run E:
// top
module top (
    input clk,                   
    input mode,                  
    input song,                  
    input plus,                  
    input minus,                 
    input rst,                   
    input set,                   
    input refer,                 
    input player1,               
    input player2,               
    output reg [8:0] rope,       
    output reg [1:0] sel,        
    output reg [1:0] ledr,       
    output reg [1:0] ledg,       
    output reg [1:0] ledb,       
    output reg [3:0] ledop,      
    output reg [7:0] segdata1,   
    output reg [7:0] segdata0,   
    output reg [7:0] seg,        
    output reg [7:0] sel8,       
    output reg ledplayer1,       
    output reg ledplayer2,       
    output reg buzzer,           
    output reg round_indicator_1, 
    output reg round_indicator_2 
);
wire playsong;                   
wire song_pulse;                 
wire mode_pulse;                 
wire plus_pulse;                 
wire minus_pulse;                
wire set_pulse;                  
wire refer_pulse;                
wire player1_pulse;              
wire player2_pulse;              
wire [1:0] led_slowgreen;        
wire [3:0] led_midyellow;        
wire [1:0] led_fastred;          
wire [8:0] led_rope_afk1;        
wire [1:0] led_win_afk1;         
wire [1:0] led_test_afk1;        
wire [8:0] led_rope_afk2;        
wire [1:0] led_win_afk2;         
wire [1:0] led_test_afk2;        
  ...
Size: about 4900 cells after synthesis, about 820 flip-flops, about 68 I/O pins, ~47000 um^2 of cells after synthesis.
clock: 5.61 ns
lec_check: 0
cap_margin: 30
cell_pad_in_sites_detail_placement: 0
core_margin: 4
core_utilization: 58
gpl_routability_driven: 1
max_routing_layer: met4
slew_margin: 0
tns_end_percent: 80
run.sh (not shown) runs the stock make flow with config.mk's settings and CLKGATE_MAP_FILE=.
Run E went all the way through the flow, and no timing, DRC or antenna check failed.
Inputs modified between run E and run C:
# run E
export LEC_CHECK = 0
export CAP_MARGIN = 30
export CELL_PAD_IN_SITES_DETAIL_PLACEMENT = 0
export CORE_MARGIN = 4
export CORE_UTILIZATION = 58
export GPL_ROUTABILITY_DRIVEN = 1
export MAX_ROUTING_LAYER = met4
export SLEW_MARGIN = 0
export TNS_END_PERCENT = 80
create_clock -name core_clock -period 5.61 [get_ports {clk}]
# run C
export LEC_CHECK = 0
export CAP_MARGIN = 5
export CELL_PAD_IN_SITES_DETAIL_PLACEMENT = 1
export CORE_ASPECT_RATIO = 0.52
export CORE_MARGIN = 4
export CORE_UTILIZATION = 16
export CTS_CLUSTER_SIZE = 13
export GPL_ROUTABILITY_DRIVEN = 1
export GPL_TIMING_DRIVEN = 0
export MAX_ROUTING_LAYER = met4
export SLEW_MARGIN = 0
export TNS_END_PERCENT = 80
create_clock -name core_clock -period 6.83 [get_ports {clk}]
### Flow results
Summary of run C over run E: total power fell by about 18%, number of clock buffer instances in the layout went down, worst hold slack now sits lower.
Against run E, wire length of the first global-routing pass in run C came out worse.

Setup of cedar:
Starting RTL as in the previous note.
clock: 6.83 ns
lec_check: 0
cap_margin: 30
cell_pad_in_sites_detail_placement: 1
core_margin: 4
core_utilization: 16
gpl_routability_driven: 1
gpl_timing_driven: 0
max_routing_layer: met4
slew_margin: 0
tns_end_percent: 80
## Diff of input files: yarrow against cedar
Settings: a deleted CELL_PAD_IN_SITES_DETAIL_PLACEMENT that had been 1; a deleted GPL_ROUTABILITY_DRIVEN that had been 1; a deleted TNS_END_PERCENT that had been 80; an added HOLD_SLACK_MARGIN of 0.27; a change of SLEW_MARGIN from 0 to 20; an added CTS_CLUSTER_SIZE of 41; a deleted MAX_ROUTING_LAYER that had been met4; a change of CORE_UTILIZATION from 16 to 72; a deleted GPL_TIMING_DRIVEN that had been 0; an added PLACE_DENSITY_LB_ADDON of 0.0; an added SETUP_SLACK_MARGIN of 1.5; a change of CORE_MARGIN from 4 to 2.
--- outcome ---
Setup slack after layout: yarrow vs cedar up 1010 ps. Summary: with cedar as the reference, cell count after placement in yarrow moved down by more than a quarter. Across both runs, fraction of area in registers was higher for yarrow than for cedar. Area added between synthesis and finish was lower in yarrow than in cedar.
Setup changes, yarrow to amber
Settings: SETUP_SLACK_MARGIN: 1.5 -> 0.8; CAP_MARGIN: 30 -> 20; HOLD_SLACK_MARGIN: 0.27 -> unset; PLACE_DENSITY_LB_ADDON: 0.0 -> unset; CTS_CLUSTER_SIZE: 41 -> 36; the clock period (ns, I/O delays scaled along): 6.83 -> 5.09.
The flow for amber finished, though final verification flagged setup timing. [compare] base=yarrow new=amber: net load switching power climbed 33%; clock skew dropped 20 ps. Per the comparison of amber with yarrow, combined global-route utilization of all metal layers increased by 0.49 points relative to the old numbers; post-route worst setup slack fell by 1650 ps.
diff inputs: amber => maple
Settings: PLACE_DENSITY now 0.6, previously not set; CTS_CLUSTER_SIZE no longer set, was 36; CORE_UTILIZATION now 58, was 72; SETUP_SLACK_MARGIN no longer set, was 0.8; the clock period (ns, I/O delays scaled along) now 5.35, was 5.09.
Findings:
maple ended with every stage complete and zero timing, DRC or antenna violations. Looking only at sum of internal, switching and leakage power, and setting everything else aside, the lower value of amber and maple goes to maple. Summary of maple over amber: layout sequential cell count stayed essentially flat; routed wire length fell by 4.3%. Summary: with amber as the reference, number of non-clock buffers in the layout in maple moved down by more than 10%. ~same area of all placed cells without fillers in amber and maple. On via count, maple does better than amber. Taking amber as the reference, in maple hold slack has decreased; tally of non-filler cells in the final layout has increased. Comparing amber and maple, the lower fill cell total of the finished layout is on amber. Compared with amber, maple shows routed length on met1 higher by 6.5%. Comparing clock network fraction of total power for amber and maple, the smaller number came from amber.
Edits applied to the flow inputs when going from maple to raven:
Settings: CORE_UTILIZATION now 40, was 58; the clock period (ns, I/O delays scaled along) now 7.79, was 5.35.
Results
- Initial antenna violation count (lower): raven
- Against maple, raven reports a wire length of the first global-routing pass that is higher.
- ~same hold slack in raven and maple
- In the flow results for raven and maple, the routability-driven placement congestion ratio is larger on maple.
- Compared with maple, in raven routed wire length shows an increase of about 0.4%, sequential power shows a reduction of 32%, relative max-transition margin shows a reduction of 3.3 points.
- Clock network area share on raven is up relative to maple.
- In raven, the design area came out 0.59% below the value in maple.
- Of raven and maple, raven shows the higher clock group share of total power, with maple below it.
- Compared with maple, raven shows a lower portion of the layout cell area used by non-clock buffers.
Relative to raven, the following input files were edited for nickel:
Settings: CTS_CLUSTER_DIAMETER now 357, previously not set; CTS_CLUSTER_SIZE now 29, previously not set; CORE_UTILIZATION now 72, was 40; the clock period (ns, I/O delays scaled along) now 4.38, was 7.79.
nickel: flow complete, layout not clean; failing: setup timing. Sequential share of power in nickel is 8.7 points higher than in raven. Reported for nickel and raven, number of enable-type register cells in the synthesized netlist turned out identical to the last digit. For nickel, the cell with the largest stage delay on the worst path was dfrtp_2, unlike raven, where it was ha_1. CTS buffer count (nickel vs. raven) decreases by more than half.

build 55:
top again, from the RTL that the note above started with.
==> flow/config.mk <==
export PLATFORM = sky130hd
export DESIGN_NAME = top
export DESIGN_NICKNAME = top
export VERILOG_FILES = /design/flow/design.v
export SDC_FILE = /design/flow/constraint.sdc
export NUM_CORES = 4
export LEC_CHECK = 0
export CAP_MARGIN = 20
export CELL_PAD_IN_SITES_DETAIL_PLACEMENT = 1
export CORE_MARGIN = 2
export CORE_UTILIZATION = 40
export CTS_CLUSTER_DIAMETER = 231
export GPL_ROUTABILITY_DRIVEN = 0
export PLACE_DENSITY = 0.6
export SLEW_MARGIN = 20
==> flow/constraint.sdc <==
create_clock -name core_clock -period 10.0 [get_ports {clk}]
set_input_delay 2.0000 -clock core_clock [delete_from_list [all_inputs] [get_ports {clk}]]
set_output_delay 2.0000 -clock core_clock [all_outputs]
set_load 0.01 [all_outputs]
Build 55 finished all stages; the layout is clean.
What build 73 does differently from build 55 at the input level:
Settings: CELL_PAD_IN_SITES_DETAIL_PLACEMENT no longer set, was 1; CTS_CLUSTER_DIAMETER now 357, was 231; CORE_UTILIZATION now 66, was 40; GPL_ROUTABILITY_DRIVEN no longer set, was 0; the clock period (ns, I/O delays scaled along) now 5.78, was 10.0.
## What came out
Build 73 reached the end of the flow, and the finished layout is clean on the timing, DRC and antenna checks.
Setup WNS build 55 -> build 73: worse
Compared build 73 vs build 55, and via count of the first global-routing pass is down in build 73.
[build 73] met2 wirelength from detailed routing fell 14% relative to build 55
Edits applied to the flow inputs when going from build 73 to build 8:
Settings: removing CTS_CLUSTER_DIAMETER (formerly 357); changing CORE_UTILIZATION from 66 to 59; removing PLACE_DENSITY (formerly 0.6); changing the clock period (ns, I/O delays scaled along) from 5.78 to 5.09.
--- outcome ---
[flow] build 8 | stages: complete | final checks: fail | reason: setup timing. Build 8 ends up with a hold slack that is 0.0034 ns lower than in build 73. Arrival time of data at the critical path endpoint in build 8 is 0.34 ns below build 73. Between build 73 and build 8, the flow reports routed wire length increasing slightly. Build 73 → build 8: worst setup slack after layout went down, non-clock buffer count in the final layout up 106, buffer count from post-CTS setup fixing increased 6, maximum frequency up 5.7%. Compared with build 73, build 8 shows a higher horizontal die size.

top again, from the RTL that the note above started with.
==> flow/config.mk <==
export PLATFORM = sky130hd
export DESIGN_NAME = top
export DESIGN_NICKNAME = top
export VERILOG_FILES = /design/flow/design.v
export SDC_FILE = /design/flow/constraint.sdc
export NUM_CORES = 4
export LEC_CHECK = 0
export ABC_AREA = 1
export CAP_MARGIN = 20
export CORE_MARGIN = 2
export CORE_UTILIZATION = 72
export CTS_CLUSTER_DIAMETER = 133
export CTS_CLUSTER_SIZE = 16
export PLACE_DENSITY = 0.43
export SLEW_MARGIN = 20
==> flow/constraint.sdc <==
create_clock -name core_clock -period 4.33 [get_ports {clk}]
set_input_delay 0.8660 -clock core_clock [delete_from_list [all_inputs] [get_ports {clk}]]
set_output_delay 0.8660 -clock core_clock [all_outputs]
set_load 0.01 [all_outputs]
The baseline finished with negative setup slack left.
Rerun with:
- ABC_AREA: 1 -> unset
- CORE_UTILIZATION: 72 -> 70
- CTS_CLUSTER_DIAMETER: 133 -> 357
- CTS_CLUSTER_SIZE: 16 -> unset
- HOLD_SLACK_MARGIN: unset -> -0.04
- PLACE_DENSITY: 0.43 -> 0.6
Effect:
- The changed run finished with negative setup slack left
- wire length shrinks by about 1.5%
- combinational power climbs by about 18%
- sequential share of layout area shrinks by 0.59 points
- critical path depth came out lower by 12
- final cell count decreases by about 11%
- worst hold slack improved by 45 ps
- worst setup slack loses 510 ps
- synthesized area goes down by about 1.3%
- power rises by about 36%
Rerun with:
- CORE_UTILIZATION: 70 -> 40
- CTS_CLUSTER_DIAMETER: 357 -> unset
- HOLD_SLACK_MARGIN: -0.04 -> unset
- clock period: 4.33 -> 5.01 ns (I/O delays scaled with it)
After rerunning: The new run completed, yet does not pass: negative setup slack; synthesized area does not change; total power goes down by 13%; register-to-register slack improves by 670 ps; cell area goes up by 0.98%; non-clock buffer count goes down by 25; wire length goes down by 4.3%; die size goes up by 74%; combinational power goes down by 17%.
Power is estimated from default activity; no workload was simulated.
